File: run.sh
#!/bin/bash
# the make line also repeats each setting of config.mk as NAME=value (left out here)
make -C /OpenROAD-flow-scripts/flow DESIGN_CONFIG=/design/flow/config.mk WORK_HOME=/design/flow/orfs CLKGATE_MAP_FILE= finish
File: constraint.sdc
create_clock -name core_clock -period 6.39 [get_ports {clock}]
set_input_delay 1.2780 -clock core_clock [delete_from_list [all_inputs] [get_ports {clock}]]
set_output_delay 1.2780 -clock core_clock [all_outputs]
set_load 0.01 [all_outputs]
File: design.v
module part2 (
    clear,
    clock,
    digit,
    digit_valid,
    end_of_line,
    total,
    line_result
);
    input clear;
    input clock;
    input [3:0] digit;
    input digit_valid;
    input end_of_line;
    output [63:0] total;
    output [47:0] line_result;
    wire [63:0] _205;
    wire [47:0] _38;
    wire [43:0] _196;
    wire [47:0] _197;
    wire [47:0] _193;
    wire [47:0] _186;
    wire [47:0] _172;
    wire [47:0] _158;
    wire [47:0] _144;
    wire [47:0] _130;
    wire [47:0] _116;
    wire [47:0] _102;
    wire [47:0] _88;
    wire [47:0] _74;
    wire [47:0] _60;
    wire vdd;
    wire _3;
    wire _5;
    wire [47:0] _49;
    wire [3:0] _7;
    wire [47:0] _45;
    wire _46;
    wire _47;
    wire [47:0] _50;
    wire [47:0] _52;
    wire [47:0] _8;
    reg [47:0] _43;
    wire [47:0] _9;
    wire [95:0] _57;
    wire [47:0] _58;
    wire [47:0] _61;
    wire _62;
    wire _63;
    wire [47:0] _64;
    wire [47:0] _66;
    wire [47:0] _10;
    reg [47:0] _55;
    wire [47:0] _11;
    wire [95:0] _71;
    wire [47:0] _72;
    wire [47:0] _75;
    wire _76;
    wire _77;
    wire [47:0] _78;
    wire [47:0] _80;
    wire [47:0] _12;
    reg [47:0] _69;
    wire [47:0] _13;
    wire [95:0] _85;
    wire [47:0] _86;
    wire [47:0] _89;
    wire _90;
    wire _91;
    wire [47:0] _92;
    wire [47:0] _94;
    wire [47:0] _14;
    reg [47:0] _83;
    wire [47:0] _15;
    wire [95:0] _99;
    wire [47:0] _100;
    wire [47:0] _103;
    wire _104;
    wire _105;
    wire [47:0] _106;
    wire [47:0] _108;
    wire [47:0] _16;
    reg [47:0] _97;
    wire [47:0] _17;
    wire [95:0] _113;
    wire [47:0] _114;
    wire [47:0] _117;
    wire _118;
    wire _119;
    wire [47:0] _120;
    wire [47:0] _122;
    wire [47:0] _18;
    reg [47:0] _111;
    wire [47:0] _19;
    wire [95:0] _127;
    wire [47:0] _128;
    wire [47:0] _131;
    wire _132;
    wire _133;
    wire [47:0] _134;
    wire [47:0] _136;
    wire [47:0] _20;
    reg [47:0] _125;
    wire [47:0] _21;
    wire [95:0] _141;
    wire [47:0] _142;
    wire [47:0] _145;
    wire _146;
    wire _147;
    wire [47:0] _148;
    wire [47:0] _150;
    wire [47:0] _22;
    reg [47:0] _139;
    wire [47:0] _23;
    wire [95:0] _155;
    wire [47:0] _156;
    wire [47:0] _159;
    wire _160;
    wire _161;
    wire [47:0] _162;
    wire [47:0] _164;
    wire [47:0] _24;
    reg [47:0] _153;
    wire [47:0] _25;
    wire [95:0] _169;
    wire [47:0] _170;
    wire [47:0] _173;
    wire _174;
    wire _175;
    wire [47:0] _176;
    wire [47:0] _178;
    wire [47:0] _26;
    reg [47:0] _167;
    wire [47:0] _27;
    wire [95:0] _183;
    wire [47:0] _184;
    wire [47:0] _187;
    wire _188;
    wire _189;
    wire [47:0] _190;
    wire [47:0] _192;
    wire [47:0] _28;
    reg [47:0] _181;
    wire [47:0] _29;
    wire [95:0] _194;
    wire [47:0] _195;
    wire [47:0] _198;
    wire _199;
    wire _31;
    wire _200;
    wire [47:0] _201;
    wire _33;
    wire [47:0] _203;
    wire [47:0] _34;
    reg [47:0] _40;
    wire [15:0] _207;
    wire [63:0] _208;
    wire [63:0] _209;
    wire [63:0] _35;
    reg [63:0] _206;
    assign _205 = 64'b0000000000000000000000000000000000000000000000000000000000000000;
    assign _38 = 48'b000000000000000000000000000000000000000000000000;
    assign _196 = 44'b00000000000000000000000000000000000000000000;
    assign _197 = { _196,
                    _7 };
    assign _193 = 48'b000000000000000000000000000000000000000000001010;
    assign _186 = { _196,
                    _7 };
    assign _172 = { _196,
                    _7 };
    assign _158 = { _196,
                    _7 };
    assign _144 = { _196,
                    _7 };
    assign _130 = { _196,
                    _7 };
    assign _116 = { _196,
                    _7 };
    assign _102 = { _196,
                    _7 };
    assign _88 = { _196,
                   _7 };
    assign _74 = { _196,
                   _7 };
    assign _60 = { _196,
                   _7 };
    assign vdd = 1'b1;
    assign _3 = clear;
    assign _5 = clock;
    assign _49 = { _196,
                   _7 };
    assign _7 = digit;
    assign _45 = { _196,
                   _7 };
    assign _46 = _43 < _45;
    assign _47 = _31 & _46;
    assign _50 = _47 ? _49 : _43;
    assign _52 = _33 ? _38 : _50;
    assign _8 = _52;
    always @(posedge _5) begin
        if (_3)
            _43 <= _38;
        else
            _43 <= _8;
    end
    assign _9 = _43;
    assign _57 = _9 * _193;
    assign _58 = _57[47:0];
    assign _61 = _58 + _60;
    assign _62 = _55 < _61;
    assign _63 = _31 & _62;
    assign _64 = _63 ? _61 : _55;
    assign _66 = _33 ? _38 : _64;
    assign _10 = _66;
    always @(posedge _5) begin
        if (_3)
            _55 <= _38;
        else
            _55 <= _10;
    end
    assign _11 = _55;
    assign _71 = _11 * _193;
    assign _72 = _71[47:0];
    assign _75 = _72 + _74;
    assign _76 = _69 < _75;
    assign _77 = _31 & _76;
    assign _78 = _77 ? _75 : _69;
    assign _80 = _33 ? _38 : _78;
    assign _12 = _80;
    always @(posedge _5) begin
        if (_3)
            _69 <= _38;
        else
            _69 <= _12;
    end
    assign _13 = _69;
    assign _85 = _13 * _193;
    assign _86 = _85[47:0];
    assign _89 = _86 + _88;
    assign _90 = _83 < _89;
    assign _91 = _31 & _90;
    assign _92 = _91 ? _89 : _83;
    assign _94 = _33 ? _38 : _92;
    assign _14 = _94;
    always @(posedge _5) begin
        if (_3)
            _83 <= _38;
        else
            _83 <= _14;
    end
    assign _15 = _83;
    assign _99 = _15 * _193;
    assign _100 = _99[47:0];
    assign _103 = _100 + _102;
    assign _104 = _97 < _103;
    assign _105 = _31 & _104;
    assign _106 = _105 ? _103 : _97;
    assign _108 = _33 ? _38 : _106;
    assign _16 = _108;
    always @(posedge _5) begin
        if (_3)
            _97 <= _38;
        else
            _97 <= _16;
    end
    assign _17 = _97;
    assign _113 = _17 * _193;
    assign _114 = _113[47:0];
    assign _117 = _114 + _116;
    assign _118 = _111 < _117;
    assign _119 = _31 & _118;
    assign _120 = _119 ? _117 : _111;
    assign _122 = _33 ? _38 : _120;
    assign _18 = _122;
    always @(posedge _5) begin
        if (_3)
            _111 <= _38;
        else
            _111 <= _18;
    end
    assign _19 = _111;
    assign _127 = _19 * _193;
    assign _128 = _127[47:0];
    assign _131 = _128 + _130;
    assign _132 = _125 < _131;
    assign _133 = _31 & _132;
    assign _134 = _133 ? _131 : _125;
    assign _136 = _33 ? _38 : _134;
    assign _20 = _136;
    always @(posedge _5) begin
        if (_3)
            _125 <= _38;
        else
            _125 <= _20;
    end
    assign _21 = _125;
    assign _141 = _21 * _193;
    assign _142 = _141[47:0];
    assign _145 = _142 + _144;
    assign _146 = _139 < _145;
    assign _147 = _31 & _146;
    assign _148 = _147 ? _145 : _139;
    assign _150 = _33 ? _38 : _148;
    assign _22 = _150;
    always @(posedge _5) begin
        if (_3)
            _139 <= _38;
        else
            _139 <= _22;
    end
    assign _23 = _139;
    assign _155 = _23 * _193;
    assign _156 = _155[47:0];
    assign _159 = _156 + _158;
    assign _160 = _153 < _159;
    assign _161 = _31 & _160;
    assign _162 = _161 ? _159 : _153;
    assign _164 = _33 ? _38 : _162;
    assign _24 = _164;
    always @(posedge _5) begin
        if (_3)
            _153 <= _38;
        else
            _153 <= _24;
    end
    assign _25 = _153;
    assign _169 = _25 * _193;
    assign _170 = _169[47:0];
    assign _173 = _170 + _172;
    assign _174 = _167 < _173;
    assign _175 = _31 & _174;
    assign _176 = _175 ? _173 : _167;
    assign _178 = _33 ? _38 : _176;
    assign _26 = _178;
    always @(posedge _5) begin
        if (_3)
            _167 <= _38;
        else
            _167 <= _26;
    end
    assign _27 = _167;
    assign _183 = _27 * _193;
    assign _184 = _183[47:0];
    assign _187 = _184 + _186;
    assign _188 = _181 < _187;
    assign _189 = _31 & _188;
    assign _190 = _189 ? _187 : _181;
    assign _192 = _33 ? _38 : _190;
    assign _28 = _192;
    always @(posedge _5) begin
        if (_3)
            _181 <= _38;
        else
            _181 <= _28;
    end
    assign _29 = _181;
    assign _194 = _29 * _193;
    assign _195 = _194[47:0];
    assign _198 = _195 + _197;
    assign _199 = _40 < _198;
    assign _31 = digit_valid;
    assign _200 = _31 & _199;
    assign _201 = _200 ? _198 : _40;
    assign _33 = end_of_line;
    assign _203 = _33 ? _38 : _201;
    assign _34 = _203;
    always @(posedge _5) begin
        if (_3)
            _40 <= _38;
        else
            _40 <= _34;
    end
    assign _207 = 16'b0000000000000000;
    assign _208 = { _207,
                    _40 };
    assign _209 = _206 + _208;
    assign _35 = _209;
    always @(posedge _5) begin
        if (_3)
            _206 <= _205;
        else
            if (_33)
                _206 <= _35;
    end
    assign total = _206;
    assign line_result = _40;
endmodule
File: config.mk
export PLATFORM = sky130hd
export DESIGN_NAME = part2
export DESIGN_NICKNAME = part2
export VERILOG_FILES = /design/flow/design.v
export SDC_FILE = /design/flow/constraint.sdc
export NUM_CORES = 4
export LEC_CHECK = 0
export CAP_MARGIN = 20
export CORE_MARGIN = 2
export CORE_UTILIZATION = 27
export SLEW_MARGIN = 20
==> out/metrics.cfg, run 1 <==
[setup_path]
rr_worst_depth=26
cp-end-kind=flop
worst_setup_path_start_kind=flop
cp.depth=26
worstPathMaxFanout=8
cp.arrival_ps=6860
slowest_stage=or4b_4
crit_family=AND-OR/OR-AND gates
crit_start=_181[3]
r2r-start=_181[3]
path_buffers=4
crit_top_cell=ha_1
crit_required_ps=6980
cp-endpoint=_40[17]
critPathKind=reg -> reg
critPathMaxStageDelay_ps=540
worst-r2r-setup-slack_ps=120
r2r-end=_40[17]

[pwr]
switchingPower_w=0.00752
top_power_group=combinational cells
pwr.group.clock_w=0.00343
switching_share=0.433
leakage_nw=29.0
power_w=0.0174
comb_power_share=0.591
seq_power_share=0.211
p_comb_w=0.0103
powerDensity_nw_per_um2=271
peakVddDrop_uv=313
power.internal_w=0.00984
sequentialPower_w=0.00367
clkPwrFrac=0.198

[final_timing]
setup_viol=0
slew_violations=0
period_minus_slack_ps=6270
post-route-period-util=0.981
skew_ps=96.1
finalHoldViolCount=0
timing.fmax_ghz=0.159
grt_setup_unrepaired=true
slew_headroom=0.352
tightest_slew_ps=948

[synthesis]
synth_seq_share=0.162
synthTopCellsByArea=ha_1 (24%), dfxtp_1 (16%), xnor2_1 (5.1%), a21oi_1 (4.9%), nor2_1 (4.3%)
synthTopCellsByCount=ha_1 (999), nor2_1 (604), a21oi_1 (515)
mappedNetlistArea_um2=52400
synth.logic.top_family=adder cells
ys_warn_count=1
synth_cell_types=115
async_flop_share=0
largest_area_cell=ha_1
ys_seq_elements=424
netlist.area_leader.share=0.238
xor_area_frac=0.0905
ys_sh_simple=0.205
yosys_cells=6594
synth-edff-count=0
ys_sh_adder=0.247
synth_cells=6594
ys_sh_aoi=0.243
ys_sh_mux=0.0192
ff_type=dfxtp_1
synth.avg_cell_area_um2=7.95
synth.most_common_cell=ha_1
yosys_area_um2=52400

[floorplan]
fp_util=0.272
io_pins=120
row_count=161
core_um2=193000
die_w_um=445
dieHeight_um=445
chip_area_um2=198000

[detailed_routing]
totalWireLength_um=151000
drc=0
wl_met2_um=71900
n_antenna_cell=0
vias_per_cell=5.21
firstDrtPassIters=5
drt-met1-wl_um=69700
drt_iter0_drc=2502
wl_met3_um=5590
drtAntennaViolNets=0
routed.top_layer=met5
wl_per_cell_um=15.6
vias=50398

[clock_tree]
hold_buffers=0
cts.path.max_buffers=3
cts-root-buf=clkbuf_16
clkLatencyLatePin_ps=710
cts_buffers=55
tritoncts=built
clkTransAtPathRegs_ps=60
clock-sinks=424
h-tree-depth=2

[final_layout]
seq_area_um2=8510
comb_area_um2=43600
syn_to_final_growth_pct=22.1
final_util=0.332
fin_nets=8132
fillers=19919

[grt]
gr-total-overflow=0
track_usage=0.144
grt_max_degree=87
first_global_vias=49131
antenna_found_initial=3
grt_pass1_wl_um=245000

[worst_hold_path]
holdCritStartpoint=_181[47]
whs_path_depth=2
hold_path.class=reg -> reg
whs_endpoint=_181[47]

[place]
gp_congestion=0.908
io_buffer_count=119
hpwl_um=118000

[job]
log.warning_count=27
maxCapViolCount=0

[status]
status=complete, no violations

metrics by stage:
step | TNS, ps | std cells | instance area [um^2] | setup WS [ps] | hold WS (ps)
6_report | 0 | 9672 | 64000 | 119 | 462
5_1_grt | -4520 | 9672 | 64000 | -81.4 | 476
4_1_cts | 0 | 9624 | 62400 | 0.751 | 465
3_5_place_dp | -98930 | 9501 | 60000 | -715 | 458
3_3_place_gp | -79150 | 9501 | 60000 | -624 | 463
2_1_floorplan | 0 | 6600 | 52500 | 9.97 | 433
metal layers:
metal | vias to the layer above | global-route usage
met5 | - | 0
met4 | 2 | 0.0357
met3 | 211 | 0.0155
met2 | 896 | 0.256
met1 | 23646 | 0.185
li1 | 25643 | -
layout make-up:
| type | count | share of cell area |
|---|---|---|
| timing repair buffer | 703 | 0.0947 |
| clock inverter | 24 | 0.00600 |
| multi-input combinational | 5724 | 0.682 |
| clock buffer | 77 | 0.0242 |
| sequential | 424 | 0.133 |
| tap | 2526 | 0.0494 |
| inverter | 194 | 0.0114 |
repair_timing:
item / CTS / global route
setup buffers: 20 / 43
cloned: 2 / 8
gates resized: 58 / 247
pin swaps: 22 / 110
endpoints found under the setup margin: 126 / 288
==> run 2: changes to the inputs <==
CELL_PAD_IN_SITES_DETAIL_PLACEMENT = 0   (was not set)
CORE_MARGIN = 8   (was 2)
CORE_UTILIZATION = 66   (was 27)
CTS_CLUSTER_DIAMETER = 61   (was not set)
MAX_ROUTING_LAYER = met4   (was not set)
MIN_ROUTING_LAYER = met1   (was not set)
PLACE_DENSITY_LB_ADDON = 0.13   (was not set)
clock period = 6.65 ns   (was 6.39 ns; I/O delays follow)
==> run 2 against run 1 <==
Clock power decreased by 7.0%. Utilization increased by 41 points. First-iteration DRC count increased by 30%. Cell area decreased by 8.4%. Non-clock buffer count decreased by 341. Clock skew decreased by 75 ps. Via count decreased by 0.52%. Hold slack improved by 26 ps. Critical endpoint is now _40[42]. Sequential power decreased by 4%. Synthesized cell count unchanged. Critical path depth increased by 1. Combinational power decreased by about 10%. Highest routed layer is now met4.
==> out/metrics.cfg, run 2 <==
[floorplan]
io_pins=120  ; unchanged
dieHeight_um=298  ; -33%
core_um2=78900  ; -59%
die_w_um=298  ; -33%
chip_area_um2=88700  ; -55%
fp_util=0.665  ; +0.393
row_count=103  ; -36%

[grt]
gr-total-overflow=0  ; unchanged
antenna_found_initial=1  ; -2
track_usage=0.313  ; +0.169
first_global_vias=48052  ; -2.2%
grt_pass1_wl_um=236000  ; -3.9%
grt_max_degree=90  ; +3.4%

[detailed_routing]
drtAntennaViolNets=0  ; unchanged
totalWireLength_um=145000  ; -3.8%
drc=0  ; unchanged
vias_per_cell=6.38  ; +22%
drt_iter0_drc=3244  ; +30%
vias=50138  ; -0.52%
drt-met1-wl_um=62600  ; -10%
wl_met3_um=6950  ; +24%
firstDrtPassIters=6  ; +1
routed.top_layer=met4
wl_met2_um=70100  ; -2.4%
wl_per_cell_um=18.4  ; +18%

[setup_path]
r2r-end=_40[42]
worstPathMaxFanout=14  ; +6
cp.arrival_ps=6990  ; +130 ps
crit_family=AND-OR/OR-AND gates
cp-end-kind=flop
crit_required_ps=7200  ; +220 ps
path_buffers=4  ; unchanged
cp.depth=27  ; +3.8%
rr_worst_depth=27  ; +3.8%
worst_setup_path_start_kind=flop
slowest_stage=or4_4
critPathKind=reg -> reg
critPathMaxStageDelay_ps=530  ; about the same
r2r-start=_181[20]
crit_top_cell=a21o_1
worst-r2r-setup-slack_ps=200  ; +90 ps
cp-endpoint=_40[42]
crit_start=_181[20]

[worst_hold_path]
whs_endpoint=_206[31]
whs_path_depth=2  ; unchanged
holdCritStartpoint=_206[31]
hold_path.class=reg -> reg

[final_timing]
timing.fmax_ghz=0.155  ; -2.7%
period_minus_slack_ps=6450  ; +174 ps
slew_headroom=0.301  ; -0.0507
setup_viol=0  ; unchanged
slew_violations=0  ; unchanged
tightest_slew_ps=1040  ; +97.2 ps
whs_ps=488  ; +26.1 ps
post-route-period-util=0.969  ; -0.0122
finalHoldViolCount=0  ; unchanged
skew_ps=21.1  ; -75.0 ps

[synthesis]
ff_type=dfxtp_1
synth_cells=6594  ; unchanged
synth.avg_cell_area_um2=7.95  ; unchanged
synth.most_common_cell=ha_1
xor_area_frac=0.0905  ; unchanged
yosys_cells=6594  ; unchanged
netlist.area_leader.share=0.238  ; unchanged
largest_area_cell=ha_1
synth_seq_share=0.162  ; unchanged
ys_seq_elements=424  ; unchanged
ys_sh_aoi=0.243  ; unchanged
synth_cell_types=115  ; unchanged
ys_sh_adder=0.247  ; unchanged
synthTopCellsByArea=ha_1 (24%), dfxtp_1 (16%), xnor2_1 (5.1%), a21oi_1 (4.9%), nor2_1 (4.3%)
synth.logic.top_family=adder cells
async_flop_share=0  ; unchanged
ys_sh_mux=0.0192  ; unchanged
synth-edff-count=0  ; unchanged
synthTopCellsByCount=ha_1 (999), nor2_1 (604), a21oi_1 (515)
mappedNetlistArea_um2=52400  ; unchanged
ys_warn_count=1  ; unchanged
yosys_area_um2=52400  ; unchanged
ys_sh_simple=0.205  ; unchanged

[clock_tree]
clkLatencyLatePin_ps=640  ; -70 ps
cts.path.max_buffers=3  ; unchanged
tritoncts=built
hold_buffers=0  ; unchanged
clkTransAtPathRegs_ps=60  ; about the same
clock-sinks=424  ; unchanged
cts_buffers=57  ; +3.6%
h-tree-depth=2  ; unchanged
cts-root-buf=clkbuf_16

[final_layout]
fin_nets=7793  ; -4.2%
syn_to_final_growth_pct=11.9

[pwr]
switchingPower_w=0.00682  ; -9.3%
leakage_nw=27.1  ; -6.6%
comb_power_share=0.567  ; -0.024
pwr.group.clock_w=0.00319  ; -7.0%
peakVddDrop_uv=269  ; -14%
power.internal_w=0.00866  ; -12%
top_power_group=combinational cells
power_w=0.0155  ; -11%
seq_power_share=0.227  ; +0.016
powerDensity_nw_per_um2=264  ; -2.7%
p_comb_w=0.00878  ; -10%
switching_share=0.441  ; +0.00747
clkPwrFrac=0.206  ; +0.008
sequentialPower_w=0.00351  ; -4%

[status]
status=complete, no violations

[place]
io_buffer_count=119  ; unchanged
gp_congestion=0.978  ; +7.8%
hpwl_um=113000  ; -3.8%

[job]
maxCapViolCount=0  ; unchanged
log.warning_count=26  ; -3.7%

==> run 2: final cells by class <==
cell class              count  area [um^2]
multi-input cells        5724        42900
fillers                  6326        20200
flip-flops and latches    424         8500
repair buffers            362         3300
clock buffers              74         1590
well taps                1050         1310
inverters                 194          728
clock inverters            30          349
diodes                      2         5.00
==> run 2: per-stage QoR <==
| stage | util | setup TNS (ps) | setup slack, ps | instances | area [um^2] |
|---|---|---|---|---|---|
| 6_report | 0.744 | 0 | 205 | 7860 | 58700 |
| 5_1_grt | 0.744 | -2880 | -143 | 7860 | 58700 |
| 4_1_cts | 0.732 | 0 | 18.5 | 7830 | 57800 |
| 3_5_place_dp | 0.708 | -34770 | -390 | 7726 | 55800 |
| 3_3_place_gp | 0.708 | -15720 | -279 | 7726 | 55800 |
| 2_1_floorplan | - | 0 | 69.8 | 6600 | 52500 |
==> run 2: routing by layer <==
metal,up-vias,global-route usage
li1,24976,-
met1,23498,0.375
met2,1325,0.545
met3,339,0.0333
met4,0,0.109
met5,-,-
==> run 2: timing repair <==
action | CTS | global route
resized | 1 | 133
endpoints found under the setup margin | 1 | 261
pin swaps | 0 | 22
gates cloned | 0 | 5
setup buffers | 0 | 23
==> run 3: changes to the inputs <==
CELL_PAD_IN_SITES_DETAIL_PLACEMENT = not set   (was 0)
CORE_MARGIN = 2   (was 8)
CTS_CLUSTER_DIAMETER = not set   (was 61)
MIN_ROUTING_LAYER = not set   (was met1)
PLACE_DENSITY_LB_ADDON = not set   (was 0.13)
SETUP_SLACK_MARGIN = 1.07   (was not set)
clock period = 3.68 ns   (was 6.65 ns; I/O delays follow)
==> run 3 against run 2 <==
The flow now stops in clock tree synthesis (4_1_cts). Synthesized cell count did not move. Area after synthesis did not move. Die area fell by 7.9%.
==> out/metrics.cfg, run 3 <==
[synthesis]
xor_area_frac=0.0905  ; unchanged
synthTopCellsByCount=ha_1 (999), nor2_1 (604), a21oi_1 (515)
largest_area_cell=ha_1
ys_sh_simple=0.205  ; unchanged
yosys_area_um2=52400  ; unchanged
synth.logic.top_family=adder cells
synth-edff-count=0  ; unchanged
synthTopCellsByArea=ha_1 (24%), dfxtp_1 (16%), xnor2_1 (5.1%), a21oi_1 (4.9%), nor2_1 (4.3%)
async_flop_share=0  ; unchanged
ys_sh_aoi=0.243  ; unchanged
ys_warn_count=1  ; unchanged
ff_type=dfxtp_1
ys_sh_mux=0.0192  ; unchanged
yosys_cells=6594  ; unchanged
synth.avg_cell_area_um2=7.95  ; unchanged
ys_seq_elements=424  ; unchanged
mappedNetlistArea_um2=52400  ; unchanged
ys_sh_adder=0.247  ; unchanged
synth_cell_types=115  ; unchanged
netlist.area_leader.share=0.238  ; unchanged
synth_seq_share=0.162  ; unchanged
synth.most_common_cell=ha_1
synth_cells=6594  ; unchanged

[place]
dp_cells=9622  ; +25%
place_ws_ps=-2970  ; -2580 ps
hpwl_um=161000  ; +42%
gp_congestion=0.985  ; +0.74%
io_buffer_count=119  ; unchanged

[floorplan]
chip_area_um2=81700  ; -7.9%
io_pins=120  ; unchanged
fp_util=0.665  ; unchanged
core_um2=78900  ; unchanged
die_w_um=286  ; -4.0%
dieHeight_um=286  ; -4.0%
row_count=103  ; unchanged

[status]
error=[ERROR DPL-0033] detailed placement checks failed during check placement.
haltStage=clock tree synthesis (4_1_cts)
status=did not finish

## run 3: stage by stage
| step | utilization | area (um^2) |
|---|---|---|
| after floorplan | - | 55300 |
| after global placement | 0.917 | 72300 |
| after detailed placement | 0.917 | 72300 |
==> run 4: changes to the inputs <==
CELL_PAD_IN_SITES_DETAIL_PLACEMENT = 0   (was not set)
CORE_MARGIN = 5   (was 2)
CORE_UTILIZATION = 37   (was 66)
CTS_CLUSTER_SIZE = 16   (was not set)
GPL_ROUTABILITY_DRIVEN = 1   (was not set)
PLACE_DENSITY_LB_ADDON = 0.0   (was not set)
SETUP_SLACK_MARGIN = not set   (was 1.07)
clock period = 6.5 ns   (was 3.68 ns; I/O delays follow)
==> run 4 against run 3 <==
Now clean on timing, DRC and antenna. Die area grew 83%. Area after synthesis is the same. Synthesized cell count stayed put.
==> out/metrics.cfg, run 4 <==
[synthesis]
synth.avg_cell_area_um2=7.95  ; unchanged
ys_sh_simple=0.205  ; unchanged
synthTopCellsByArea=ha_1 (24%), dfxtp_1 (16%), xnor2_1 (5.1%), a21oi_1 (4.9%), nor2_1 (4.3%)
largest_area_cell=ha_1
mappedNetlistArea_um2=52400  ; unchanged
synth-edff-count=0  ; unchanged
ys_seq_elements=424  ; unchanged
synth_cells=6594  ; unchanged
ff_type=dfxtp_1
ys_sh_aoi=0.243  ; unchanged
async_flop_share=0  ; unchanged
ys_sh_adder=0.247  ; unchanged
synth_cell_types=115  ; unchanged
ys_warn_count=1  ; unchanged
ys_sh_mux=0.0192  ; unchanged
synth.logic.top_family=adder cells
xor_area_frac=0.0905  ; unchanged
synthTopCellsByCount=ha_1 (999), nor2_1 (604), a21oi_1 (515)
netlist.area_leader.share=0.238  ; unchanged
yosys_cells=6594  ; unchanged
synth.most_common_cell=ha_1
synth_seq_share=0.162  ; unchanged
yosys_area_um2=52400  ; unchanged

[final_layout]
fillers=14244
syn_to_final_growth_pct=22.4
fin_area_um2=64200
final_util=0.454
fin_nets=8240

[grt]
grt_pass1_wl_um=268000
antenna_found_initial=3
track_usage=0.221
gr-total-overflow=0
grt_max_degree=129
first_global_vias=48121

[detailed_routing]
wl_per_cell_um=18.6
totalWireLength_um=170000
drc=0
drtAntennaViolNets=0
firstDrtPassIters=5
drt_iter0_drc=2302
vias_per_cell=5.45
vias=49869

[setup_path]
crit_family=AND-OR/OR-AND gates
rr_worst_depth=29
crit_required_ps=7100
slowest_stage=or4_4
worst-r2r-setup-slack_ps=170
worst_setup_path_start_kind=flop
cp-end-kind=flop
path_buffers=7
crit_start=_181[4]
cp-endpoint=_40[29]
cp.depth=29
worstPathMaxFanout=6
critPathKind=reg -> reg
critPathMaxStageDelay_ps=560
crit_top_cell=a21o_1
r2r-end=_40[29]
r2r-start=_181[4]
cp.arrival_ps=6920

[floorplan]
fp_util=0.371  ; -0.294
chip_area_um2=149000  ; +83%
die_w_um=386  ; +35%
row_count=138  ; +34%
io_pins=120  ; unchanged
dieHeight_um=386  ; +35%
core_um2=141000  ; +79%

[pwr]
pwr.group.clock_w=0.00389
switching_share=0.422
seq_power_share=0.202
top_power_group=combinational cells
leakage_nw=29.6
comb_power_share=0.580
p_comb_w=0.0104
clkPwrFrac=0.218
sequentialPower_w=0.00361
power.internal_w=0.0103
powerDensity_nw_per_um2=279
switchingPower_w=0.00754
peakVddDrop_uv=387

[place]
place_area_um2=60100  ; -17%
io_buffer_count=119  ; unchanged
hpwl_um=136000  ; -15%
gp_congestion=0.867  ; -12%
place_ws_ps=-690  ; +2280 ps

[worst_hold_path]
hold_path.class=reg -> reg
whs_endpoint=_181[47]
whs_path_depth=2
holdCritStartpoint=_181[47]

[status]
status=complete, no violations

[final_timing]
post-route-period-util=0.973
finalSetupTns_ps=0
layout_setup_ws_ps=175
tightest_slew_ps=987
slew_headroom=0.342
setup_viol=0
period_minus_slack_ps=6330
skew_ps=28.8
slew_violations=0
whs_ps=462
finalHoldViolCount=0
timing.fmax_ghz=0.158

[clock_tree]
clkLatencyLatePin_ps=680
h-tree-depth=2
tritoncts=built
cts.path.max_buffers=3
clock-sinks=424
cts_buffers=61
hold_buffers=0
cts-root-buf=clkbuf_16
clkTransAtPathRegs_ps=70

[job]
maxCapViolCount=0
log.warning_count=32

## run 4: final cells by class
cell class / instances / area, um^2 / share of cell area
Inverter: 194 / 731 / 0.0114
Clock inverter: 35 / 581 / 0.00905
Multi-Input combinational cell: 5724 / 43400 / 0.676
Tap cell: 1890 / 2360 / 0.0368
Clock buffer: 80 / 1720 / 0.0268
Antenna cell: 2 / 5.00 / 0.0000780
Sequential cell: 424 / 8520 / 0.133
Timing Repair Buffer: 805 / 6900 / 0.107
## run 4: routing by layer
| layer | track usage | wire, um | vias to the layer above |
|---|---|---|---|
| met1 | 0.283 | 80000 | 23252 |
| met5 | - | 0 | - |
| met2 | 0.381 | 82000 | 590 |
| li1 | - | - | 25865 |
| met3 | 0.0182 | 4310 | 162 |
| met4 | 0.0495 | 3760 | 0 |
## run 4: timing repair
action                                  CTS  global route
endpoints found under the setup margin  101           279
setup buffers                            10            34
cloned                                    1            10
endpoints found under the hold margin     0             0
pin swaps                                 9            99
resized                                  37           228
## run 4: metrics by stage
stage,cells,power (W)
after global routing,9152,0.0193
after detailed placement,8983,0.0130
after floorplan,6600,0.00918
after CTS,9109,0.0172
after global placement,8983,0.0130
final,9154,0.0179
==> run 5: changes to the inputs <==
ABC_AREA = 1   (was not set)
CELL_PAD_IN_SITES_DETAIL_PLACEMENT = not set   (was 0)
CORE_ASPECT_RATIO = 0.5   (was not set)
CORE_MARGIN = 2   (was 5)
CORE_UTILIZATION = 72   (was 37)
CTS_CLUSTER_DIAMETER = 310   (was not set)
CTS_CLUSTER_SIZE = 100   (was 16)
GPL_ROUTABILITY_DRIVEN = not set   (was 1)
MAX_ROUTING_LAYER = not set   (was met4)
PLACE_DENSITY_LB_ADDON = not set   (was 0.0)
SETUP_SLACK_MARGIN = 1.73   (was not set)
TNS_END_PERCENT = 15   (was not set)
clock period = 6.14 ns   (was 6.5 ns; I/O delays follow)
==> run 5 against run 4 <==
The flow now stops in global routing (5_1_grt). Die area down 44%. Area after synthesis up 11%. Synthesized cell count up 44%.
==> out/metrics.cfg, run 5 <==
[synthesis]
ys_sh_aoi=0.160  ; -0.0828
yosys_cells=9464  ; +44%
synth.avg_cell_area_um2=6.16  ; -23%
ys_sh_mux=0  ; -0.0192
largest_area_cell=ha_1
ys_sh_adder=0.222  ; -0.0249
synth_seq_share=0.146  ; -0.0163
synth_cells=9464  ; +44%
yosys_area_um2=58300  ; +11%
mappedNetlistArea_um2=58300  ; +11%
ff_type=dfxtp_1
async_flop_share=0  ; unchanged
synth_cell_types=66  ; -43%
ys_warn_count=1  ; unchanged
xor_area_frac=0.0441  ; -0.0465
synth-edff-count=0  ; unchanged
ys_seq_elements=424  ; unchanged
synthTopCellsByCount=nand2_1 (2555), inv_1 (1338), ha_1 (999)
synth.logic.top_family=simple AND/OR/NAND/NOR gates
synthTopCellsByArea=ha_1 (21%), nand2_1 (16%), dfxtp_1 (15%), inv_1 (8.6%), a21oi_1 (7.7%)
netlist.area_leader.share=0.214  ; -0.0240
synth.most_common_cell=nand2_1
ys_sh_simple=0.332  ; +0.127

[floorplan]
core_um2=79800  ; -43%
fp_util=0.730  ; +0.359
dieHeight_um=205  ; -47%
io_pins=120  ; unchanged
die_w_um=406  ; +5.2%
row_count=73  ; -47%
chip_area_um2=83400  ; -44%

[place]
place_ws_ps=-97.3  ; +593 ps
gp_congestion=1.05  ; +21%
hpwl_um=142000  ; +4.3%
io_buffer_count=119  ; unchanged
dp_cells=10589  ; +18%

[clock_tree]
cts-root-buf=clkbuf_16
hold_buffers=0  ; unchanged
cts_buffers=8  ; -87%
cts.path.max_buffers=3  ; unchanged
clock-sinks=424  ; unchanged
h-tree-depth=1  ; -1

[grt]
track_usage=0.946
gr-total-overflow=2448

[status]
error=[ERROR GRT-0232] Routing congestion too high. Check the congestion heatmap in the GUI.
status=did not finish
haltStage=global routing (5_1_grt)

==> run 5: per-layer routing <==
layer | GRT overflow | track usage
met3 | 270 | 0.870
met1 | 252 | 0.923
met2 | 1319 | 1.04
met5 | 49 | 0.818
met4 | 558 | 0.951
==> run 5: through the flow <==
stage | hold slack [ps] | setup TNS, ps | power [W] | area (um^2) | utilization
3_5_place_dp | 475 | -842 | 0.0156 | 61000 | 0.764
2_1_floorplan | 460 | 0 | 0.0123 | 58500 | -
3_3_place_gp | 455 | 0 | 0.0152 | 61000 | 0.764
4_1_cts | 500 | 0 | 0.0206 | 68500 | 0.859
==> run 5: what timing repair did <==
item,CTS
setup endpoints to repair,347
gates resized,1028
setup buffers,292
hold endpoints to repair,0
cloned,43
pin swaps,242
==> run 6: changes to the inputs <==
ABC_AREA = not set   (was 1)
CORE_ASPECT_RATIO = 0.76   (was 0.5)
CORE_UTILIZATION = 40   (was 72)
CTS_CLUSTER_DIAMETER = not set   (was 310)
CTS_CLUSTER_SIZE = not set   (was 100)
SETUP_SLACK_MARGIN = not set   (was 1.73)
TNS_END_PERCENT = 65   (was 15)
clock period = 6.5 ns   (was 6.14 ns; I/O delays follow)
==> run 6 against run 5 <==
Now clean on timing, DRC and antenna. Die area increased by 61%. Area after synthesis down 10%. Synthesized cell count decreased by 30%.
==> out/metrics.cfg, run 6 <==
[status]
status=complete, no violations

[synthesis]
netlist.area_leader.share=0.238  ; +0.0240
ff_type=dfxtp_1
ys_seq_elements=424  ; unchanged
synth_seq_share=0.162  ; +0.0163
ys_sh_adder=0.247  ; +0.0249
ys_sh_simple=0.205  ; -0.127
largest_area_cell=ha_1
yosys_cells=6594  ; -30%
synthTopCellsByArea=ha_1 (24%), dfxtp_1 (16%), xnor2_1 (5.1%), a21oi_1 (4.9%), nor2_1 (4.3%)
synth_cells=6594  ; -30%
synth-edff-count=0  ; unchanged
synth.most_common_cell=ha_1
ys_warn_count=1  ; unchanged
synth.logic.top_family=adder cells
synth_cell_types=115  ; +74%
ys_sh_aoi=0.243  ; +0.0828
synth.avg_cell_area_um2=7.95  ; +29%
ys_sh_mux=0.0192  ; +0.0192
synthTopCellsByCount=ha_1 (999), nor2_1 (604), a21oi_1 (515)
yosys_area_um2=52400  ; -10%
mappedNetlistArea_um2=52400  ; -10%
async_flop_share=0  ; unchanged
xor_area_frac=0.0905  ; +0.0465

[setup_path]
crit_family=AND-OR/OR-AND gates
critPathMaxStageDelay_ps=570
cp-end-kind=flop
cp.arrival_ps=6850
worst-r2r-setup-slack_ps=200
cp-endpoint=_40[4]
crit_required_ps=7040
crit_start=_181[3]
path_buffers=4
r2r-end=_40[4]
slowest_stage=or4b_4
crit_top_cell=a21o_1
critPathKind=reg -> reg
r2r-start=_181[3]
worst_setup_path_start_kind=flop
worstPathMaxFanout=8
cp.depth=29
rr_worst_depth=29

[worst_hold_path]
whs_endpoint=_181[47]
holdCritStartpoint=_181[47]
hold_path.class=reg -> reg
whs_path_depth=2

[pwr]
p_comb_w=0.00992
comb_power_share=0.599
switchingPower_w=0.00718
peakVddDrop_uv=288
powerDensity_nw_per_um2=268
pwr.group.clock_w=0.00308
switching_share=0.433
seq_power_share=0.215
power_w=0.0166
leakage_nw=28.4
clkPwrFrac=0.186
top_power_group=combinational cells
sequentialPower_w=0.00356
power.internal_w=0.00939

[place]
dp_cells=8675  ; -18%
gp_congestion=0.909  ; -14%
io_buffer_count=119  ; unchanged
hpwl_um=119000  ; -16%
place_ws_ps=-783  ; -686 ps

[grt]
antenna_found_initial=1
gr-total-overflow=0
first_global_vias=46796
track_usage=0.213
grt_pass1_wl_um=242000
grt_max_degree=115

[final_timing]
grt_setup_unrepaired=true
setup_viol=0
period_minus_slack_ps=6300
skew_ps=43.0
slew_headroom=0.329
slew_violations=0
post-route-period-util=0.970
finalSetupTns_ps=0
layout_setup_ws_ps=196
finalHoldViolCount=0
tightest_slew_ps=1000
timing.fmax_ghz=0.159
whs_ps=466

[job]
maxCapViolCount=0
log.warning_count=33

[detailed_routing]
firstDrtPassIters=5
vias_per_cell=5.67
totalWireLength_um=149000
drc=0
drt_iter0_drc=2853
drtAntennaViolNets=0
wl_per_cell_um=16.9
vias=50029

[floorplan]
die_w_um=419  ; +3.2%
dieHeight_um=320  ; +56%
row_count=115  ; +58%
fp_util=0.404  ; -0.326
chip_area_um2=134000  ; +61%
core_um2=130000  ; +63%
io_pins=120  ; unchanged

[final_layout]
seq_area_um2=8510
fillers=12870
fin_nets=8053
fin_cells=8820
comb_area_um2=43200
syn_to_final_growth_pct=18.0

[clock_tree]
clkTransAtPathRegs_ps=60
cts_buffers=51  ; +43
clock-sinks=424  ; unchanged
clkLatencyLatePin_ps=650
tritoncts=built
cts.path.max_buffers=3  ; unchanged
h-tree-depth=2  ; +1
cts-root-buf=clkbuf_16

[run 6: final cells by class]
cell class / count / area share
clock inverter: 28 / 0.00492
inverter: 194 / 0.0118
antenna: 1 / 0.0000405
tap: 1755 / 0.0355
sequential: 424 / 0.138
multi-input combinational: 5724 / 0.699
timing repair buffer: 628 / 0.0879
clock buffer: 66 / 0.0234
[run 6: per-stage QoR]
stage	area (um^2)	util
2_1_floorplan	52500	-
3_5_place_dp	58600	0.451
4_1_cts	60400	0.466
5_1_grt	61800	0.476
6_report	61800	0.477
3_3_place_gp	58600	0.451
[run 6: layer usage]
metal / track usage / routed length (um)
met5: 0 / 0
met4: 0.0353 / 2090
met3: 0.0187 / 4920
met2: 0.345 / 66600
met1: 0.308 / 75700
[run 6: what timing repair did]
action / 4_1_cts / 5_1_grt
resized: 20 / 219
hold buffers: 0 / 0
cloned: 0 / 7
setup endpoints to repair: 96 / 293
setup buffers: 5 / 38
hold endpoints to repair: 0 / 0
pin swaps: 7 / 75
==> run 7: changes to the inputs <==
CELL_PAD_IN_SITES_DETAIL_PLACEMENT = 0   (was not set)
CORE_ASPECT_RATIO = not set   (was 0.76)
CORE_UTILIZATION = 66   (was 40)
CTS_CLUSTER_DIAMETER = 61   (was not set)
MAX_ROUTING_LAYER = met4   (was not set)
MIN_ROUTING_LAYER = met1   (was not set)
TNS_END_PERCENT = not set   (was 65)
clock period = 5.5 ns   (was 6.5 ns; I/O delays follow)
==> run 7 against run 6 <==
The flow now stops in global routing (5_1_grt). Die area is 39% lower. Synthesized cell count unchanged. Area after synthesis did not move.
==> out/metrics.cfg, run 7 <==
[status]
error=[ERROR GRT-0116] Global routing finished with congestion. Check the congestion regions in the DRC Viewer.
status=did not finish
haltStage=global routing (5_1_grt)

[place]
hpwl_um=135000  ; +13%
gp_congestion=1.01  ; +11%
dp_cells=8883  ; +2.4%
io_buffer_count=119  ; unchanged

[floorplan]
dieHeight_um=286  ; -11%
chip_area_um2=81700  ; -39%
die_w_um=286  ; -32%
fp_util=0.665  ; +0.261
core_um2=78900  ; -39%
row_count=103  ; -10%
io_pins=120  ; unchanged

[synthesis]
ys_seq_elements=424  ; unchanged
synth.avg_cell_area_um2=7.95  ; unchanged
ys_sh_mux=0.0192  ; unchanged
synth.most_common_cell=ha_1
synth_seq_share=0.162  ; unchanged
synth_cell_types=115  ; unchanged
async_flop_share=0  ; unchanged
ys_warn_count=1  ; unchanged
ys_sh_aoi=0.243  ; unchanged
xor_area_frac=0.0905  ; unchanged
yosys_cells=6594  ; unchanged
synth.logic.top_family=adder cells
largest_area_cell=ha_1
synth_cells=6594  ; unchanged
netlist.area_leader.share=0.238  ; unchanged
synthTopCellsByArea=ha_1 (24%), dfxtp_1 (16%), xnor2_1 (5.1%), a21oi_1 (4.9%), nor2_1 (4.3%)
ff_type=dfxtp_1
mappedNetlistArea_um2=52400  ; unchanged
synth-edff-count=0  ; unchanged
synthTopCellsByCount=ha_1 (999), nor2_1 (604), a21oi_1 (515)
ys_sh_simple=0.205  ; unchanged
ys_sh_adder=0.247  ; unchanged
yosys_area_um2=52400  ; unchanged

[clock_tree]
cts-root-buf=clkbuf_16
cts.path.max_buffers=3  ; unchanged
clock-sinks=424  ; unchanged
h-tree-depth=2  ; unchanged
cts_buffers=57  ; +12%

[grt]
gr-total-overflow=546
track_usage=0.834

run 7: timing repair:
item / 4_1_cts
hold buffers: 0
setup buffers: 185
endpoints found under the setup margin: 333
gates cloned: 38
gates resized: 822
pin swaps: 328
run 7: layer usage:
layer	overflow	GRT usage
met1	43	0.809
met2	250	0.972
met3	63	0.691
met4	190	0.834
met5	-	-
run 7: per-stage QoR:
step           worst slack, ps  hold WS (ps)  utilization  setup TNS [ps]  area [um^2]
3_5_place_dp             -1300           473        0.826         -283630        65200
4_1_cts                   -798           484        0.929          -92960        73300
3_3_place_gp             -1110           464        0.826         -236290        65200
2_1_floorplan             -492           432            -          -23590        53300
==> run 8: changes to the inputs <==
ABC_AREA = 0   (was not set)
CELL_PAD_IN_SITES_DETAIL_PLACEMENT = not set   (was 0)
CORE_UTILIZATION = 72   (was 66)
CTS_CLUSTER_DIAMETER = 310   (was 61)
CTS_CLUSTER_SIZE = 100   (was not set)
HOLD_SLACK_MARGIN = 0.28   (was not set)
MAX_ROUTING_LAYER = not set   (was met4)
MIN_ROUTING_LAYER = not set   (was met1)
PLACE_DENSITY = 0.38   (was not set)
TNS_END_PERCENT = 10   (was not set)
clock period = 3.61 ns   (was 5.5 ns; I/O delays follow)
==> run 8 against run 7 <==
The flow stops in clock tree synthesis (4_1_cts). Area after synthesis unchanged. Synthesized cell count stayed put. Die area fell by 8.2%.
==> out/metrics.cfg, run 8 <==
[synthesis]
synth_cells=6594  ; unchanged
ys_sh_mux=0.0192  ; unchanged
async_flop_share=0  ; unchanged
synth.avg_cell_area_um2=7.95  ; unchanged
synth_seq_share=0.162  ; unchanged
mappedNetlistArea_um2=52400  ; unchanged
largest_area_cell=ha_1
synth_cell_types=115  ; unchanged
ys_sh_aoi=0.243  ; unchanged
synthTopCellsByCount=ha_1 (999), nor2_1 (604), a21oi_1 (515)
ys_seq_elements=424  ; unchanged
ys_sh_adder=0.247  ; unchanged
synth.logic.top_family=adder cells
synthTopCellsByArea=ha_1 (24%), dfxtp_1 (16%), xnor2_1 (5.1%), a21oi_1 (4.9%), nor2_1 (4.3%)
ff_type=dfxtp_1
synth.most_common_cell=ha_1
yosys_area_um2=52400  ; unchanged
yosys_cells=6594  ; unchanged
ys_warn_count=1  ; unchanged
ys_sh_simple=0.205  ; unchanged
xor_area_frac=0.0905  ; unchanged
netlist.area_leader.share=0.238  ; unchanged
synth-edff-count=0  ; unchanged

[place]
gp_congestion=1.04  ; +2.8%
io_buffer_count=119  ; unchanged
hpwl_um=184000  ; +37%

[status]
error=[ERROR DPL-0038] Utilization greater than 100%, impossible to legalize
haltStage=clock tree synthesis (4_1_cts)
status=did not finish

[floorplan]
die_w_um=274  ; -4.2%
chip_area_um2=75000  ; -8.2%
row_count=98  ; -4.9%
core_um2=71700  ; -9.1%
dieHeight_um=274  ; -4.2%
fp_util=0.731  ; +0.0662
io_pins=120  ; unchanged

==> run 8: through the flow <==
step	area [um^2]	cells	util	worst slack, ps
floorplan	52800	6600	-	-2270
global placement	69900	9479	0.975	-2630
detailed placement	69900	9479	0.975	-3310
==> run 9: changes to the inputs <==
ABC_AREA = not set   (was 0)
CORE_UTILIZATION = 67   (was 72)
CTS_CLUSTER_DIAMETER = 400   (was 310)
CTS_CLUSTER_SIZE = not set   (was 100)
HOLD_SLACK_MARGIN = not set   (was 0.28)
PLACE_DENSITY = 0.39   (was 0.38)
TNS_END_PERCENT = not set   (was 10)
clock period = 4.39 ns   (was 3.61 ns; I/O delays follow)
==> run 9 against run 8 <==
The run again fails in clock tree synthesis (4_1_cts). Synthesized cell count did not move. Die area rose by 7.3%. Area after synthesis did not move.
==> out/metrics.cfg, run 9 <==
[status]
status=did not finish
haltStage=clock tree synthesis (4_1_cts)
error=[ERROR DPL-0033] detailed placement checks failed during check placement.

[synthesis]
synth.logic.top_family=adder cells
mappedNetlistArea_um2=52400  ; unchanged
synth-edff-count=0  ; unchanged
ff_type=dfxtp_1
largest_area_cell=ha_1
xor_area_frac=0.0905  ; unchanged
synth_cells=6594  ; unchanged
synth.avg_cell_area_um2=7.95  ; unchanged
yosys_area_um2=52400  ; unchanged
ys_seq_elements=424  ; unchanged
synthTopCellsByArea=ha_1 (24%), dfxtp_1 (16%), xnor2_1 (5.1%), a21oi_1 (4.9%), nor2_1 (4.3%)
netlist.area_leader.share=0.238  ; unchanged
synth_seq_share=0.162  ; unchanged
ys_sh_simple=0.205  ; unchanged
synth_cell_types=115  ; unchanged
ys_warn_count=1  ; unchanged
ys_sh_adder=0.247  ; unchanged
synth.most_common_cell=ha_1
ys_sh_mux=0.0192  ; unchanged
ys_sh_aoi=0.243  ; unchanged
async_flop_share=0  ; unchanged
synthTopCellsByCount=ha_1 (999), nor2_1 (604), a21oi_1 (515)
yosys_cells=6594  ; unchanged

[floorplan]
dieHeight_um=284  ; +3.6%
row_count=102  ; +4.1%
chip_area_um2=80500  ; +7.3%
die_w_um=284  ; +3.6%
fp_util=0.677  ; -0.0541
core_um2=77500  ; +8.0%
io_pins=120  ; unchanged

[place]
hpwl_um=151000  ; -18%
dp_cells=9467  ; -0.13%
gp_congestion=0.957  ; -8.1%
io_buffer_count=119  ; unchanged

run 9: through the flow:
step	cell area, um^2	worst slack (ps)	util
after floorplan	54700	-1490	-
after detailed placement	70700	-2180	0.913
after global placement	70700	-1930	0.913
==> run 10: changes to the inputs <==
CORE_UTILIZATION = 72   (was 67)
CTS_CLUSTER_DIAMETER = 372   (was 400)
CTS_CLUSTER_SIZE = 95   (was not set)
PLACE_DENSITY = 0.4   (was 0.39)
TNS_END_PERCENT = 40   (was not set)
clock period = 4.13 ns   (was 4.39 ns; I/O delays follow)
==> run 10 against run 9 <==
Die area is 6.8% lower. Synthesized cell count stayed put. Area after synthesis unchanged. The flow again stops in clock tree synthesis (4_1_cts).
==> out/metrics.cfg, run 10 <==
[synthesis]
ff_type=dfxtp_1
synthTopCellsByCount=ha_1 (999), nor2_1 (604), a21oi_1 (515)
ys_seq_elements=424  ; unchanged
yosys_cells=6594  ; unchanged
netlist.area_leader.share=0.238  ; unchanged
synth.most_common_cell=ha_1
synth.avg_cell_area_um2=7.95  ; unchanged
mappedNetlistArea_um2=52400  ; unchanged
synth_cell_types=115  ; unchanged
async_flop_share=0  ; unchanged
synth_cells=6594  ; unchanged
synth-edff-count=0  ; unchanged
yosys_area_um2=52400  ; unchanged
synth_seq_share=0.162  ; unchanged
ys_sh_mux=0.0192  ; unchanged
ys_sh_simple=0.205  ; unchanged
ys_sh_adder=0.247  ; unchanged
synthTopCellsByArea=ha_1 (24%), dfxtp_1 (16%), xnor2_1 (5.1%), a21oi_1 (4.9%), nor2_1 (4.3%)
synth.logic.top_family=adder cells
ys_warn_count=1  ; unchanged
largest_area_cell=ha_1
xor_area_frac=0.0905  ; unchanged
ys_sh_aoi=0.243  ; unchanged

[floorplan]
chip_area_um2=75000  ; -6.8%
dieHeight_um=274  ; -3.5%
core_um2=71700  ; -7.4%
fp_util=0.731  ; +0.0541
die_w_um=274  ; -3.5%
io_pins=120  ; unchanged
row_count=98  ; -3.9%

[place]
dp_cells=9388  ; -0.83%
io_buffer_count=119  ; unchanged
gp_congestion=0.992  ; +3.6%
hpwl_um=180000  ; +19%

[status]
haltStage=clock tree synthesis (4_1_cts)
status=did not finish
error=[ERROR DPL-0038] Utilization greater than 100%, impossible to legalize

==> run 10: through the flow <==
stage               TNS (ps)  setup slack, ps  total power, W  cell area (um^2)
floorplan            -444090            -1750          0.0151             53700
global placement     -632230            -2300          0.0212             69900
detailed placement   -807200            -2850          0.0233             69900
==> run 11: changes to the inputs <==
CAP_MARGIN = 15   (was 20)
CELL_PAD_IN_SITES_DETAIL_PLACEMENT = 1   (was not set)
CELL_PAD_IN_SITES_GLOBAL_PLACEMENT = 1   (was not set)
CORE_UTILIZATION = 40   (was 72)
CTS_CLUSTER_DIAMETER = not set   (was 372)
CTS_CLUSTER_SIZE = not set   (was 95)
PLACE_DENSITY = not set   (was 0.4)
PLACE_DENSITY_LB_ADDON = 0.0   (was not set)
SETUP_SLACK_MARGIN = 1.2   (was not set)
TNS_END_PERCENT = 10   (was 40)
clock period = 6.06 ns   (was 4.13 ns; I/O delays follow)
==> run 11 against run 10 <==
Now fails the layout checks on negative setup slack. Die area rose by 79%. Synthesized cell count did not move. Area after synthesis did not move.
==> out/metrics.cfg, run 11 <==
[status]
status=finished with violations
so_faults=negative setup slack

[setup_path]
crit_start=_181[4]
slowest_stage=or4_4
r2r-end=_40[2]
cp-end-kind=flop
cp.arrival_ps=6890
r2r-start=_181[4]
crit_required_ps=6610
crit_top_cell=a21o_1
crit_family=AND-OR/OR-AND gates
cp.depth=27
path_buffers=5
rr_worst_depth=27
critPathMaxStageDelay_ps=540
critPathKind=reg -> reg
worst_setup_path_start_kind=flop
worst-r2r-setup-slack_ps=-280
worstPathMaxFanout=7
cp-endpoint=_40[2]

[place]
gp_congestion=0.873  ; -12%
hpwl_um=149000  ; -17%
place_ws_ps=-1030  ; +1820 ps
place_area_um2=62800  ; -10%
io_buffer_count=119  ; unchanged
dp_cells=9206  ; -1.9%

[worst_hold_path]
whs_endpoint=_181[47]
whs_path_depth=2
holdCritStartpoint=_181[47]
hold_path.class=reg -> reg

[detailed_routing]
drt_iter0_drc=2089
drc=0
wl_per_cell_um=20.2
drtAntennaViolNets=0
vias=54364
firstDrtPassIters=5
totalWireLength_um=191000
vias_per_cell=5.75

[pwr]
top_power_group=combinational cells
powerDensity_nw_per_um2=302
comb_power_share=0.641
switchingPower_w=0.00918
power.internal_w=0.0121
sequentialPower_w=0.00390
clkPwrFrac=0.176
leakage_nw=32.4
switching_share=0.431
p_comb_w=0.0137
seq_power_share=0.183
pwr.group.clock_w=0.00375
peakVddDrop_uv=277

[synthesis]
largest_area_cell=ha_1
synth-edff-count=0  ; unchanged
yosys_area_um2=52400  ; unchanged
ys_sh_simple=0.205  ; unchanged
async_flop_share=0  ; unchanged
mappedNetlistArea_um2=52400  ; unchanged
ff_type=dfxtp_1
synth_seq_share=0.162  ; unchanged
netlist.area_leader.share=0.238  ; unchanged
synth.avg_cell_area_um2=7.95  ; unchanged
synthTopCellsByArea=ha_1 (24%), dfxtp_1 (16%), xnor2_1 (5.1%), a21oi_1 (4.9%), nor2_1 (4.3%)
ys_sh_aoi=0.243  ; unchanged
ys_sh_adder=0.247  ; unchanged
synth.most_common_cell=ha_1
xor_area_frac=0.0905  ; unchanged
ys_warn_count=1  ; unchanged
ys_sh_mux=0.0192  ; unchanged
yosys_cells=6594  ; unchanged
synth_cell_types=115  ; unchanged
synthTopCellsByCount=ha_1 (999), nor2_1 (604), a21oi_1 (515)
synth_cells=6594  ; unchanged
ys_seq_elements=424  ; unchanged
synth.logic.top_family=adder cells

[job]
log.warning_count=32
maxCapViolCount=0

[final_timing]
period_minus_slack_ps=6340
slew_violations=0
finalSetupTns_ps=-12160
tightest_slew_ps=1120
skew_ps=39.4
slew_headroom=0.244
setup_viol=90
grt_setup_unrepaired=true
timing.fmax_ghz=0.158
finalHoldViolCount=0
post-route-period-util=1.05
layout_setup_ws_ps=-281

[floorplan]
die_w_um=366  ; +34%
core_um2=130000  ; +81%
fp_util=0.404  ; -0.327
dieHeight_um=366  ; +34%
io_pins=120  ; unchanged
chip_area_um2=134000  ; +79%
row_count=132  ; +35%

[final_layout]
fillers=15438
seq_area_um2=8580
fin_nets=8691
comb_area_um2=46300
fin_area_um2=70500
fin_cells=9449
syn_to_final_growth_pct=34.4

[grt]
grt_max_degree=111
antenna_found_initial=1
gr-total-overflow=0
first_global_vias=57372
grt_pass1_wl_um=306000
track_usage=0.273

[clock_tree]
clkTransAtPathRegs_ps=60
hold_buffers=0
cts.path.max_buffers=3
cts-root-buf=clkbuf_16
clock-sinks=424
tritoncts=built
clkLatencyLatePin_ps=700
cts_buffers=59
h-tree-depth=2

## run 11: stage by stage
stage | hold WS (ps) | power (W) | utilization
6_report | 471 | 0.0213 | 0.543
5_1_grt | 503 | 0.0227 | 0.543
4_1_cts | 475 | 0.0197 | 0.524
3_5_place_dp | 461 | 0.0146 | 0.484
3_3_place_gp | 464 | 0.0143 | 0.484
2_1_floorplan | 433 | 0.00999 | -
## run 11: layout make-up
class,instances,share of cell area
multi-input combinational,5724,0.657
timing repair buffer,1258,0.152
sequential,424,0.122
tap,1742,0.0309
clock buffer,76,0.0231
inverter,194,0.0103
clock inverter,29,0.00556
antenna,2,0.0000710
## run 11: layer usage
layer  GRT usage  part of all wire  vias to the layer above
met5           0                 0                        -
met4      0.0821             0.031                        0
met3      0.0227             0.025                      269
met2       0.505              0.51                      605
met1       0.333              0.43                    26733
li1            -                 -                    26757
## run 11: what timing repair did
action / in CTS / in global routing
pin swaps: 255 / 214
setup buffers: 80 / 42
gates cloned: 12 / 2
gates resized: 489 / 485
endpoints found under the setup margin: 333 / 333
==> run 12: changes to the inputs <==
CAP_MARGIN = 20   (was 15)
CELL_PAD_IN_SITES_DETAIL_PLACEMENT = 0   (was 1)
CELL_PAD_IN_SITES_GLOBAL_PLACEMENT = not set   (was 1)
CORE_UTILIZATION = 68   (was 40)
CTS_CLUSTER_DIAMETER = 61   (was not set)
MAX_ROUTING_LAYER = met4   (was not set)
MIN_ROUTING_LAYER = met1   (was not set)
PLACE_DENSITY_LB_ADDON = not set   (was 0.0)
SETUP_SLACK_MARGIN = -0.38   (was 1.2)
TNS_END_PERCENT = not set   (was 10)
clock period = 5.42 ns   (was 6.06 ns; I/O delays follow)
==> run 12 against run 11 <==
The run now fails in global routing (5_1_grt). Area after synthesis unchanged. Synthesized cell count unchanged. Die area decreased by 41%.
==> out/metrics.cfg, run 12 <==
[synthesis]
ys_sh_mux=0.0192  ; unchanged
synth-edff-count=0  ; unchanged
netlist.area_leader.share=0.238  ; unchanged
mappedNetlistArea_um2=52400  ; unchanged
synth_cells=6594  ; unchanged
ff_type=dfxtp_1
ys_sh_aoi=0.243  ; unchanged
ys_sh_simple=0.205  ; unchanged
ys_seq_elements=424  ; unchanged
largest_area_cell=ha_1
synthTopCellsByCount=ha_1 (999), nor2_1 (604), a21oi_1 (515)
xor_area_frac=0.0905  ; unchanged
yosys_cells=6594  ; unchanged
async_flop_share=0  ; unchanged
synth.most_common_cell=ha_1
synth_cell_types=115  ; unchanged
ys_sh_adder=0.247  ; unchanged
synth.avg_cell_area_um2=7.95  ; unchanged
synth.logic.top_family=adder cells
ys_warn_count=1  ; unchanged
synthTopCellsByArea=ha_1 (24%), dfxtp_1 (16%), xnor2_1 (5.1%), a21oi_1 (4.9%), nor2_1 (4.3%)
synth_seq_share=0.162  ; unchanged
yosys_area_um2=52400  ; unchanged

[place]
dp_cells=8928  ; -3.0%
hpwl_um=137000  ; -7.8%
gp_congestion=1.02  ; +17%
io_buffer_count=119  ; unchanged
place_area_um2=65300  ; +3.9%

[clock_tree]
h-tree-depth=2  ; unchanged
clock-sinks=424  ; unchanged
hold_buffers=0  ; unchanged
cts-root-buf=clkbuf_16
cts_buffers=52  ; -12%
cts.path.max_buffers=3  ; unchanged

[floorplan]
chip_area_um2=79300  ; -41%
fp_util=0.689  ; +0.285
die_w_um=282  ; -23%
io_pins=120  ; unchanged
dieHeight_um=282  ; -23%
core_um2=76100  ; -41%
row_count=101  ; -23%

[status]
status=did not finish
haltStage=global routing (5_1_grt)
error=[ERROR GRT-0232] Routing congestion too high. Check the congestion heatmap in the GUI.

[grt]
gr-total-overflow=956
track_usage=0.869

-- run 12: stage by stage --
stage	worst slack (ps)	hold WS, ps
after floorplan	-556	433
after global placement	-1130	469
after detailed placement	-1430	490
after CTS	-856	500
-- run 12: routing by layer --
metal | GRT overflow | global-route usage
met2 | 542 | 0.996
met4 | 300 | 0.875
met3 | 71 | 0.742
met1 | 43 | 0.842
met5 | - | -
-- run 12: timing repair --
action | CTS
pin swaps | 112
cloned | 14
gates resized | 271
endpoints found under the setup margin | 289
buffers inserted | 57
hold endpoints to repair | 0
==> run 13: changes to the inputs <==
CELL_PAD_IN_SITES_DETAIL_PLACEMENT = not set   (was 0)
CORE_UTILIZATION = 58   (was 68)
CTS_CLUSTER_DIAMETER = not set   (was 61)
MAX_ROUTING_LAYER = not set   (was met4)
MIN_ROUTING_LAYER = not set   (was met1)
SETUP_SLACK_MARGIN = not set   (was -0.38)
clock period = 5.32 ns   (was 5.42 ns; I/O delays follow)
==> run 13 against run 12 <==
Now fails the layout checks on negative setup slack. Area after synthesis is the same. Die area grew 17%. Synthesized cell count is the same.
==> out/metrics.cfg, run 13 <==
[final_layout]
syn_to_final_growth_pct=46.9
fin_cells=9587
fin_nets=9398
fin_area_um2=77000
fillers=4988

[setup_path]
r2r-start=_181[3]
cp.depth=28
critPathKind=reg -> reg
critPathMaxStageDelay_ps=480
crit_start=_181[3]
worst_setup_path_start_kind=flop
rr_worst_depth=28
cp.arrival_ps=6860
path_buffers=5
worst-r2r-setup-slack_ps=-1010
crit_required_ps=5850
r2r-end=_40[2]
crit_family=simple AND/OR/NAND/NOR gates
slowest_stage=a2111oi_0
cp-end-kind=flop
cp-endpoint=_40[2]
worstPathMaxFanout=6

[clock_tree]
h-tree-depth=2  ; unchanged
clkLatencyLatePin_ps=680
cts.path.max_buffers=3  ; unchanged
cts-root-buf=clkbuf_16
clock-sinks=424  ; unchanged
tritoncts=built
clkTransAtPathRegs_ps=60
cts_buffers=53  ; +1.9%

[synthesis]
synth.most_common_cell=ha_1
synth.avg_cell_area_um2=7.95  ; unchanged
ys_warn_count=1  ; unchanged
synth.logic.top_family=adder cells
async_flop_share=0  ; unchanged
ys_seq_elements=424  ; unchanged
xor_area_frac=0.0905  ; unchanged
mappedNetlistArea_um2=52400  ; unchanged
synth-edff-count=0  ; unchanged
ff_type=dfxtp_1
yosys_cells=6594  ; unchanged
netlist.area_leader.share=0.238  ; unchanged
yosys_area_um2=52400  ; unchanged
synth_seq_share=0.162  ; unchanged
ys_sh_simple=0.205  ; unchanged
ys_sh_mux=0.0192  ; unchanged
ys_sh_adder=0.247  ; unchanged
synthTopCellsByCount=ha_1 (999), nor2_1 (604), a21oi_1 (515)
synth_cells=6594  ; unchanged
synth_cell_types=115  ; unchanged
synthTopCellsByArea=ha_1 (24%), dfxtp_1 (16%), xnor2_1 (5.1%), a21oi_1 (4.9%), nor2_1 (4.3%)
largest_area_cell=ha_1
ys_sh_aoi=0.243  ; unchanged

[final_timing]
setup_viol=294
skew_ps=31.0
period_minus_slack_ps=6330
post-route-period-util=1.19
slew_violations=0
timing.fmax_ghz=0.158
layout_setup_ws_ps=-1010
finalSetupTns_ps=-196030
tightest_slew_ps=1160
slew_headroom=0.224
finalHoldViolCount=0
grt_setup_unrepaired=true

[detailed_routing]
n_antenna_cell=0
wl_per_cell_um=20.2
firstDrtPassIters=8
totalWireLength_um=194000
vias_per_cell=6.29
drc=0
drt_iter0_drc=4443
drtAntennaViolNets=0
vias=60328

[pwr]
p_comb_w=0.0177
switching_share=0.428
leakage_nw=36.5
powerDensity_nw_per_um2=337
clkPwrFrac=0.150
top_power_group=combinational cells
switchingPower_w=0.0111
sequentialPower_w=0.00433
power.internal_w=0.0148
peakVddDrop_uv=515
power_w=0.0259
seq_power_share=0.167
comb_power_share=0.683
pwr.group.clock_w=0.00388

[grt]
track_usage=0.346
antenna_found_initial=1
gr-total-overflow=0
grt_max_degree=126
grt_pass1_wl_um=275000
first_global_vias=56934

[worst_hold_path]
holdCritStartpoint=_206[35]
hold_path.class=reg -> reg
whs_path_depth=2
whs_endpoint=_206[35]

[floorplan]
io_pins=120  ; unchanged
core_um2=89700  ; +18%
die_w_um=305  ; +8.2%
fp_util=0.584  ; -0.105
row_count=110  ; +8.9%
chip_area_um2=92800  ; +17%
dieHeight_um=305  ; +8.2%

[place]
hpwl_um=125000  ; -8.9%
place_ws_ps=-1490  ; -62.3 ps
gp_congestion=0.949  ; -7.1%
dp_cells=9213  ; +3.2%
io_buffer_count=119  ; unchanged
place_area_um2=67200  ; +3.0%

[job]
maxCapViolCount=0
log.warning_count=33

[status]
status=finished with violations
so_faults=negative setup slack

## run 13: layout make-up
cell class	count	area (um^2)	area share
Inverter	194	736	0.00955
Clock inverter	14	154	0.00200
Tap cell	1176	1470	0.0191
Sequential cell	424	8570	0.111
Multi-Input combinational cell	5724	47700	0.619
Clock buffer	84	1660	0.0215
Timing Repair Buffer	1971	16800	0.218
## run 13: stage by stage
| step | utilization | hold WS, ps |
|---|---|---|
| after floorplan | - | 438 |
| after global placement | 0.749 | 468 |
| after detailed placement | 0.749 | 472 |
| after CTS | 0.801 | 481 |
| after global routing | 0.858 | 511 |
| final | 0.858 | 485 |
## run 13: repair_timing
action / CTS / global route
buffers inserted: 98 / 137
pin swaps: 203 / 357
gates resized: 373 / 765
setup endpoints to repair: 314 / 333
hold buffers: 0 / 0
cloned: 19 / 35
## run 13: metal layers
layer,global-route usage,vias up,wire [um]
li1,-,28213,-
met1,0.418,28737,75400
met2,0.627,2495,96000
met3,0.0369,881,11700
met4,0.138,2,10600
met5,0,-,10
No activity file was given, so power comes from the tool's default toggle rates.
